==> run H: inputs <==
// atomik_top_parallel
module atomik_top_parallel #(
    parameter integer SYS_CLK_HZ = 94_500_000,
    parameter integer BAUD_RATE  = 115200,
    parameter integer N_BANKS    = 4
)(
    input  wire       sys_clk,
    input  wire       sys_rst_n,
    input  wire       uart_rx,
    output wire       uart_tx,
    output wire [5:0] led
);
    wire clk_int;
    wire pll_lock;
    assign clk_int  = sys_clk;
    assign pll_lock = 1'b1;
    reg [15:0] por_cnt;
    always @(posedge sys_clk or negedge sys_rst_n) begin
        if (!sys_rst_n)
            por_cnt <= 16'd0;
        else if (por_cnt != 16'hFFFF)
            por_cnt <= por_cnt + 16'd1;
    end
    wire por_done = (por_cnt == 16'hFFFF);
    reg [2:0] rst_sync;
    always @(posedge clk_int or negedge sys_rst_n) begin
        if (!sys_rst_n)
            rst_sync <= 3'b000;
        else
            rst_sync <= {rst_sync[1:0], (por_done & pll_lock)};
    end
    wire internal_rst_n = rst_sync[2];
    reg [23:0] heartbeat_cnt;
    always @(posedge clk_int or negedge internal_rst_n) begin
        if (!internal_rst_n)
            heartbeat_cnt <= 24'd0;
        else
            heartbeat_cnt <= heartbeat_cnt + 24'd1;
    end
    localparam integer BAUD_DIV = SYS_CLK_HZ / BAUD_RATE;
    localparam integer HALF_BIT = BAUD_DIV / 2;
    reg [15:0] rx_baud_cnt;
    reg [3:0]  rx_bit_cnt;
    reg [7:0]  rx_shift;
    reg [7:0]  rx_data;
    reg        rx_valid;
    reg [1:0]  rx_state;
    reg [2:0]  rx_sync;
    wire rx_pin = rx_sync[2];
    always @(posedge clk_int or negedge internal_rst_n) begin
        if (!internal_rst_n)
            rx_sync <= 3'b111;
        else
            rx_sync <= {rx_sync[1:0], uart_rx};
    end
    localparam RX_IDLE  = 2'd0;
    localparam RX_START = 2'd1;
    localparam RX_DATA  = 2'd2;
    localparam RX_STOP  = 2'd3;
    always @(posedge clk_int or negedge internal_rst_n) begin
        if (!internal_rst_n) begin
            rx_state    <= RX_IDLE;
            rx_baud_cnt <= 16'd0;
            rx_bit_cnt  <= 4'd0;
            rx_shift    <= 8'd0;
            rx_data     <= 8'd0;
            rx_valid    <= 1'b0;
        end else begin
  ...
make LEC_CHECK=0 ABC_AREA=1 CAP_MARGIN=15 CORE_MARGIN=2 CORE_UTILIZATION=72 CTS_CLUSTER_SIZE=14 HOLD_SLACK_MARGIN=0.29 PLACE_DENSITY_LB_ADDON=0.19 SETUP_SLACK_MARGIN=0.78 SLEW_MARGIN=20 finish   # period 3.21 ns
run.sh (not shown) runs the stock make flow with config.mk's settings and CLKGATE_MAP_FILE=.
==> run A: changes against run H <==
- ABC_AREA: 1 -> not set
- CAP_MARGIN: 15 -> 20
- CELL_PAD_IN_SITES_DETAIL_PLACEMENT: not set -> 2
- CELL_PAD_IN_SITES_GLOBAL_PLACEMENT: not set -> 2
- CORE_UTILIZATION: 72 -> 20
- CTS_CLUSTER_SIZE: 14 -> not set
- GPL_ROUTABILITY_DRIVEN: not set -> 1
- GPL_TIMING_DRIVEN: not set -> 1
- HOLD_SLACK_MARGIN: 0.29 -> 0.12
- PLACE_DENSITY_LB_ADDON: 0.19 -> not set
- SETUP_SLACK_MARGIN: 0.78 -> not set
- SLEW_MARGIN: 20 -> 15
==> flow/constraint.sdc (replaced) <==
create_clock -name core_clock -period 5.32 [get_ports {sys_clk}]
set_input_delay 1.0640 -clock core_clock [delete_from_list [all_inputs] [get_ports {sys_clk}]]
set_output_delay 1.0640 -clock core_clock [all_outputs]
set_load 0.01 [all_outputs]
==> run B: changes against run H <==
- ABC_AREA: 1 -> not set
- CAP_MARGIN: 15 -> 35
- CELL_PAD_IN_SITES_DETAIL_PLACEMENT: not set -> 0
- CORE_UTILIZATION: 72 -> 61
- CTS_CLUSTER_DIAMETER: not set -> 266
- CTS_CLUSTER_SIZE: 14 -> 29
- GPL_ROUTABILITY_DRIVEN: not set -> 1
- HOLD_SLACK_MARGIN: 0.29 -> not set
- PLACE_DENSITY_LB_ADDON: 0.19 -> not set
- SETUP_SLACK_MARGIN: 0.78 -> -0.38
==> flow/constraint.sdc (replaced) <==
create_clock -name core_clock -period 5.84 [get_ports {sys_clk}]
set_input_delay 1.1680 -clock core_clock [delete_from_list [all_inputs] [get_ports {sys_clk}]]
set_output_delay 1.1680 -clock core_clock [all_outputs]
set_load 0.01 [all_outputs]
==> run R: changes against run H <==
- ABC_AREA: 1 -> not set
- CELL_PAD_IN_SITES_DETAIL_PLACEMENT: not set -> 2
- CORE_ASPECT_RATIO: not set -> 0.57
- CORE_UTILIZATION: 72 -> 17
- CTS_CLUSTER_SIZE: 14 -> 88
- HOLD_SLACK_MARGIN: 0.29 -> not set
- MAX_ROUTING_LAYER: not set -> met4
- MIN_ROUTING_LAYER: not set -> met2
- PLACE_DENSITY: not set -> 0.44
- PLACE_DENSITY_LB_ADDON: 0.19 -> not set
- SETUP_SLACK_MARGIN: 0.78 -> 1.21
==> flow/constraint.sdc (replaced) <==
create_clock -name core_clock -period 4.05 [get_ports {sys_clk}]
set_input_delay 0.8100 -clock core_clock [delete_from_list [all_inputs] [get_ports {sys_clk}]]
set_output_delay 0.8100 -clock core_clock [all_outputs]
set_load 0.01 [all_outputs]
==> results <==
Clock Buffer Count: run B 52; run A 139; run H 111; run R 104
Total buffers and inverters traversed by the critical path: run B 1; run A 1; run H 2; run R 3
Dominant power group: run B registers; run A the clock network; run H registers; run R the clock network
Die y size: run B 240 um; run A 416 um; run H 229 um; run R 341 um
Setup repair after global routing missed its margin: run B false; run A false; run H true; run R true
Inserted Diodes: run B 0; run A 2; run H 0; run R 7
Signal inverters: run B 37; run A 37; run H 556; run R 37
Count of cells along the worst register-to-register path: run B 9; run A 8; run H 9; run R 8
Total setup violations reported at the end of the flow: run B 0; run A 0; run H 0; run R 1
Critical-path cell with the highest stage delay: run B sky130_fd_sc_hd__nor4_1; run A sky130_fd_sc_hd__nor4_1; run H sky130_fd_sc_hd__dfrtp_1; run R sky130_fd_sc_hd__xnor2_1
Leakage Power: run B 15.2 nW; run A 16.4 nW; run H 20.5 nW; run R 16.4 nW
Power dissipated in the clock network: run B 2.54 mW; run A 6.61 mW; run H 9.06 mW; run R 7.62 mW
Run status: run B no timing/DRC/antenna violations; run A no timing/DRC/antenna violations; run H no timing/DRC/antenna violations; run R failed layout checks
Reasons for failing layout checks: run B -; run A -; run H -; run R setup timing
Power figures rest on the tool's default switching activity, not on a simulated workload.
